==> flow/design.v (excerpt) <==
module calculator #(parameter BCDdigits = 2,parameter cols_count=4,parameter rows_count=4)(
                                                                                          input clk,rst,start,
                                                                                          output [cols_count-1:0] cols,
                                                                                          input [rows_count-1:0] rows,
                                                                                          output reg [7:0] digit1,digit2,digit3,digit4,
                                                                                          output reg sign);
Size: roughly 4,900 cells after synthesis, about 110 flip-flops, ~44 I/O pins, roughly 37,000 sq um of cells after synthesis.
clock: 72.9 ns
lec_check: 0
cap_margin: 20
core_margin: 2
core_utilization: 71
cts_cluster_size: 39
hold_slack_margin: -0.1
setup_slack_margin: -1.08
slew_margin: 20
run.sh (not shown) runs the stock make flow with config.mk's settings and CLKGATE_MAP_FILE=.
The starting point finished with negative setup slack left.
Next try:
Settings changed: CORE_UTILIZATION 71 to 40, CTS_CLUSTER_SIZE 39 to default, GPL_ROUTABILITY_DRIVEN from default to 0, HOLD_SLACK_MARGIN -0.1 to default, SETUP_SLACK_MARGIN -1.08 to default.
Clock period 72.9 ns to 52.6 ns, I/O delays scaled along.
=> The changed run completed and failed the layout checks on negative setup slack; final area grows by a quarter to a third; fmax grows by a few percent; sequential share of layout area shrinks by 1.6 points; routed wire length grows by about a fifth; non-clock buffer count grows by 1845; setup slack gets worse by 18 ns; hold slack is about the same; synthesized cell count is unchanged; register-to-register slack gets worse by 18 ns.
Next try:
Settings changed: ABC_AREA from default to 1, CAP_MARGIN 20 to 15, GPL_ROUTABILITY_DRIVEN 0 to default, SLEW_MARGIN 20 to 15.
Clock period 52.6 ns to 85.0 ns, I/O delays scaled along.
With this change the flow finished with timing, DRC and antenna clean. Register-to-register slack is better by 33 ns. First-iteration DRC count decreases by 7.5%. Die size went up by 15%. Design area fell by 25%. Clock-buffer cell count goes down by 1. Synthesized cell count climbs by 31%. Worst setup slack improved by 33 ns. Via count shrinks by 13%. Sequential share of layout area climbs by 1.5 points. Area after synthesis went up by 15%.
Next try:
Settings changed: ABC_AREA 1 to 0, CELL_PAD_IN_SITES_DETAIL_PLACEMENT from default to 1, CELL_PAD_IN_SITES_GLOBAL_PLACEMENT from default to 1, CORE_ASPECT_RATIO from default to 1.6, CTS_CLUSTER_DIAMETER from default to 175, TNS_END_PERCENT from default to 10.
Outcome:
- The changed run passed the timing, design-rule and antenna checks
- clock skew is lower by 0.0065 ns
- cell area came out lower by a few percent
- core utilization goes up by 3.1 points
- clock-buffer cell count is unchanged
- sequential cell count does not change
- wire length climbs by a quarter to a third
Next try:
Settings changed: ABC_AREA 0 to 1, CELL_PAD_IN_SITES_GLOBAL_PLACEMENT 1 to default, CTS_CLUSTER_DIAMETER 175 to default.
Effect: Via count came out higher by roughly a tenth; utilization came out lower by 3.2 points; cell area came out higher by a few percent; routed wire length came out lower by a few percent.

---

## job 1276
Starting RTL as in the previous note.
==> flow/design.v (excerpt) <==
module calculator #(parameter BCDdigits = 2,parameter cols_count=4,parameter rows_count=4)(
                                                                                          input clk,rst,start,
                                                                                          output [cols_count-1:0] cols,
                                                                                          input [rows_count-1:0] rows,
                                                                                          output reg [7:0] digit1,digit2,digit3,digit4,
                                                                                          output reg sign);
clock: 75.0 ns
lec_check: 0
abc_area: 1
cap_margin: 5
core_aspect_ratio: 0.96
core_margin: 2
core_utilization: 71
cts_cluster_diameter: 260
cts_cluster_size: 17
slew_margin: 25
## Diff of input files: job 4149 against job 1276
==> flow/config.mk <==
export PLATFORM = sky130hd
export DESIGN_NAME = calculator
export DESIGN_NICKNAME = calculator
export VERILOG_FILES = /design/flow/design.v
export SDC_FILE = /design/flow/constraint.sdc
export NUM_CORES = 4
export LEC_CHECK = 0
export CAP_MARGIN = 20
export CORE_MARGIN = 2
export CORE_UTILIZATION = 58
export SLEW_MARGIN = 20
==> flow/constraint.sdc <==
create_clock -name core_clock -period 68.8 [get_ports {clk}]
set_input_delay 13.7600 -clock core_clock [delete_from_list [all_inputs] [get_ports {clk}]]
set_output_delay 13.7600 -clock core_clock [all_outputs]
set_load 0.01 [all_outputs]
Notes after the runs:
In summary, job 1276 completed successfully, with a layout that passed the timing, design-rule and antenna checks.
The final report for job 4149 shows a completed flow and a layout that fails verification, specifically negative setup slack.
NOTE non-clock inverter total of the final layout job 1276->job 4149 decreased by more than half
When job 4149 is measured against job 1276, its complex-gate fraction of the synthesized area turns out 16 points higher.
Summary: with job 1276 as the reference, total non-filler cell area in the finished layout in job 4149 moved up by more than a quarter.
Job 4149 vs job 1276: die area up
diff inputs: job 4149 => job 1779
--- a/flow/config.mk
+++ b/flow/config.mk
@@ -9,3 +9,3 @@
 export CORE_MARGIN = 2
-export CORE_UTILIZATION = 58
+export CORE_UTILIZATION = 40
 export SLEW_MARGIN = 20
==> flow/constraint.sdc <==
create_clock -name core_clock -period 85.0 [get_ports {clk}]
set_input_delay 17.0000 -clock core_clock [delete_from_list [all_inputs] [get_ports {clk}]]
set_output_delay 17.0000 -clock core_clock [all_outputs]
set_load 0.01 [all_outputs]
Notes after the runs:
Across job 4149 and job 1779, a clean result was obtained everywhere but in job 4149.
STATUS run=job 4149 STAGES=ALL_DONE FINAL_CHECKS=FAILED CAUSE=negative setup slack
Job 1779 against job 4149: wire length of the first global-routing pass decreased 21%; buffer count from post-CTS setup fixing went down.
In the metrics for job 4149 and job 1779, the one carrying the lower layout overhead on the synthesized area is job 1779.
Where final setup slack of the worst path is concerned, job 4149 is outperformed by job 1779.
Cmp job 4149 and job 1779 / routing usage on met1 / lower: job 1779
Row final-layout clock buffer total: job 1779 higher / job 4149 lower
